==> inputs of 03-24 <==
// pwmblink
module pwmblink(
    input  logic clk,
    input  logic rst,
    output logic RGB_R,
    output logic RGB_B,
    output logic RGB_G
);
clock: 13.8 ns
lec_check: 0
cap_margin: 5
core_margin: 2
core_utilization: 68
cts_cluster_diameter: 356
setup_slack_margin: -0.91
slew_margin: 20
run.sh (not shown) runs the stock make flow with config.mk's settings and CLKGATE_MAP_FILE=.
==> 07-20 (differences from 03-24) <==
- CAP_MARGIN: 5 -> 20
- CORE_UTILIZATION: 68 -> 40
- CTS_CLUSTER_DIAMETER: 356 -> not set
- SETUP_SLACK_MARGIN: -0.91 -> not set
==> flow/constraint.sdc (replaced) <==
create_clock -name core_clock -period 40.0 [get_ports {clk}]
set_input_delay 8.0000 -clock core_clock [delete_from_list [all_inputs] [get_ports {clk}]]
set_output_delay 8.0000 -clock core_clock [all_outputs]
set_load 0.01 [all_outputs]
==> flow_summary.yaml <==
# implementation run metrics
outcome:
  flow.first_error: "[ERROR GRT-0232] Routing congestion too high. Check the congestion heatmap in the GUI."
  status: "did not finish"
  lastStage: "5_1_grt"
grt:
  gr-usage-met1_pct: 87.1
  grtUsageMet2_pct: 103
The numbers above come from 03-24.

==> flow_summary.yaml <==
# yosys + openroad results
outcome:
  status: "no timing/DRC/antenna violations"
grt:
  grtUsageMet2_pct: 38.4
  gr-usage-met1_pct: 30.3
layout:
  post_layout_nonfiller_instances: 2842
  final-clk-cell-share_pct: 0.758
The numbers above come from 07-20.



==> inputs of wip/delta <==
pwmblink again, from the RTL that the note above started with.
==> flow/config.mk <==
export PLATFORM = sky130hd
export DESIGN_NAME = pwmblink
export DESIGN_NICKNAME = pwmblink
export VERILOG_FILES = /design/flow/design.v
export SDC_FILE = /design/flow/constraint.sdc
export NUM_CORES = 4
export LEC_CHECK = 0
export CAP_MARGIN = 25
export CELL_PAD_IN_SITES_GLOBAL_PLACEMENT = 0
export CORE_MARGIN = 8
export CORE_UTILIZATION = 59
export MAX_ROUTING_LAYER = met5
export PLACE_DENSITY_LB_ADDON = 0.27
export SLEW_MARGIN = 20
==> flow/constraint.sdc <==
create_clock -name core_clock -period 15.0 [get_ports {clk}]
set_input_delay 3.0000 -clock core_clock [delete_from_list [all_inputs] [get_ports {clk}]]
set_output_delay 3.0000 -clock core_clock [all_outputs]
set_load 0.01 [all_outputs]
==> wip/ember (differences from wip/delta) <==
CAP_MARGIN = 20   (was 25)
CELL_PAD_IN_SITES_GLOBAL_PLACEMENT = default   (was 0)
CORE_MARGIN = 2   (was 8)
CORE_UTILIZATION = 40   (was 59)
CTS_CLUSTER_DIAMETER = 98   (was default)
MAX_ROUTING_LAYER = default   (was met5)
MIN_ROUTING_LAYER = met2   (was default)
PLACE_DENSITY_LB_ADDON = default   (was 0.27)
==> flow/constraint.sdc (replaced) <==
create_clock -name core_clock -period 40.0 [get_ports {clk}]
set_input_delay 8.0000 -clock core_clock [delete_from_list [all_inputs] [get_ports {clk}]]
set_output_delay 8.0000 -clock core_clock [all_outputs]
set_load 0.01 [all_outputs]
==> wip/umber (differences from wip/delta) <==
CAP_MARGIN = 5   (was 25)
CELL_PAD_IN_SITES_GLOBAL_PLACEMENT = default   (was 0)
CORE_MARGIN = 2   (was 8)
CORE_UTILIZATION = 68   (was 59)
CTS_CLUSTER_DIAMETER = 351   (was default)
CTS_CLUSTER_SIZE = 40   (was default)
MAX_ROUTING_LAYER = default   (was met5)
PLACE_DENSITY_LB_ADDON = default   (was 0.27)
SETUP_SLACK_MARGIN = -0.28   (was default)
==> flow/constraint.sdc (replaced) <==
create_clock -name core_clock -period 15.1 [get_ports {clk}]
set_input_delay 3.0200 -clock core_clock [delete_from_list [all_inputs] [get_ports {clk}]]
set_output_delay 3.0200 -clock core_clock [all_outputs]
set_load 0.01 [all_outputs]
==> qor summary <==
item	wip/ember	wip/umber	wip/delta
Number of post-CTS setup repair buffers	0	34	32
Actual transition at the worst max-transition pin	1166 ps	-	1020 ps
Max stage delay on crit path	780 ps	-	510 ps
Number of design-rule violations left by the first detailed-router iteration	4433	-	2098
Total Nets Final	2708	-	3231
Number of logic gates	1725	-	1725
Critical path arrival	16580 ps	-	12560 ps
Switch Pwr	0.0003339 W	-	0.001037 W
Clock Network Area Fraction	0.7564%	-	0.6090%
Pre-CTS WS	16140 ps	-839.8 ps	-1159 ps
Count of inserted antenna diode cells	2	-	0
Clock-pin slew of the registers on the worst-case setup and hold paths	80 ps	-	80 ps
Critical Path Sink Type	output port	-	output port
Launch point of the critical path	x[4]	-	x[4]
Dominant class by area	logic gates	-	logic gates
Number of cell instances on the worst register-to-register path	12	-	12
Critical hold path startpoint	counter[15]	-	counter[15]
Clock Power Share	7.6%	-	5.8%
Non-filler cells in the finished layout	2846	-	3163
Class of the most critical hold timing path	flop to flop	-	flop to flop
Status	finished clean	did not finish	finished with violations
Failing step	-	global routing (5_1_grt)	-
Reasons for failing layout checks	-	-	negative setup slack
Total met2 wirelength after detailed routing	29.92 mm	-	33.29 mm
Area growth from synthesis to layout	5.003%	-	33.77%
No activity file was given, so power comes from the tool's default toggle rates.
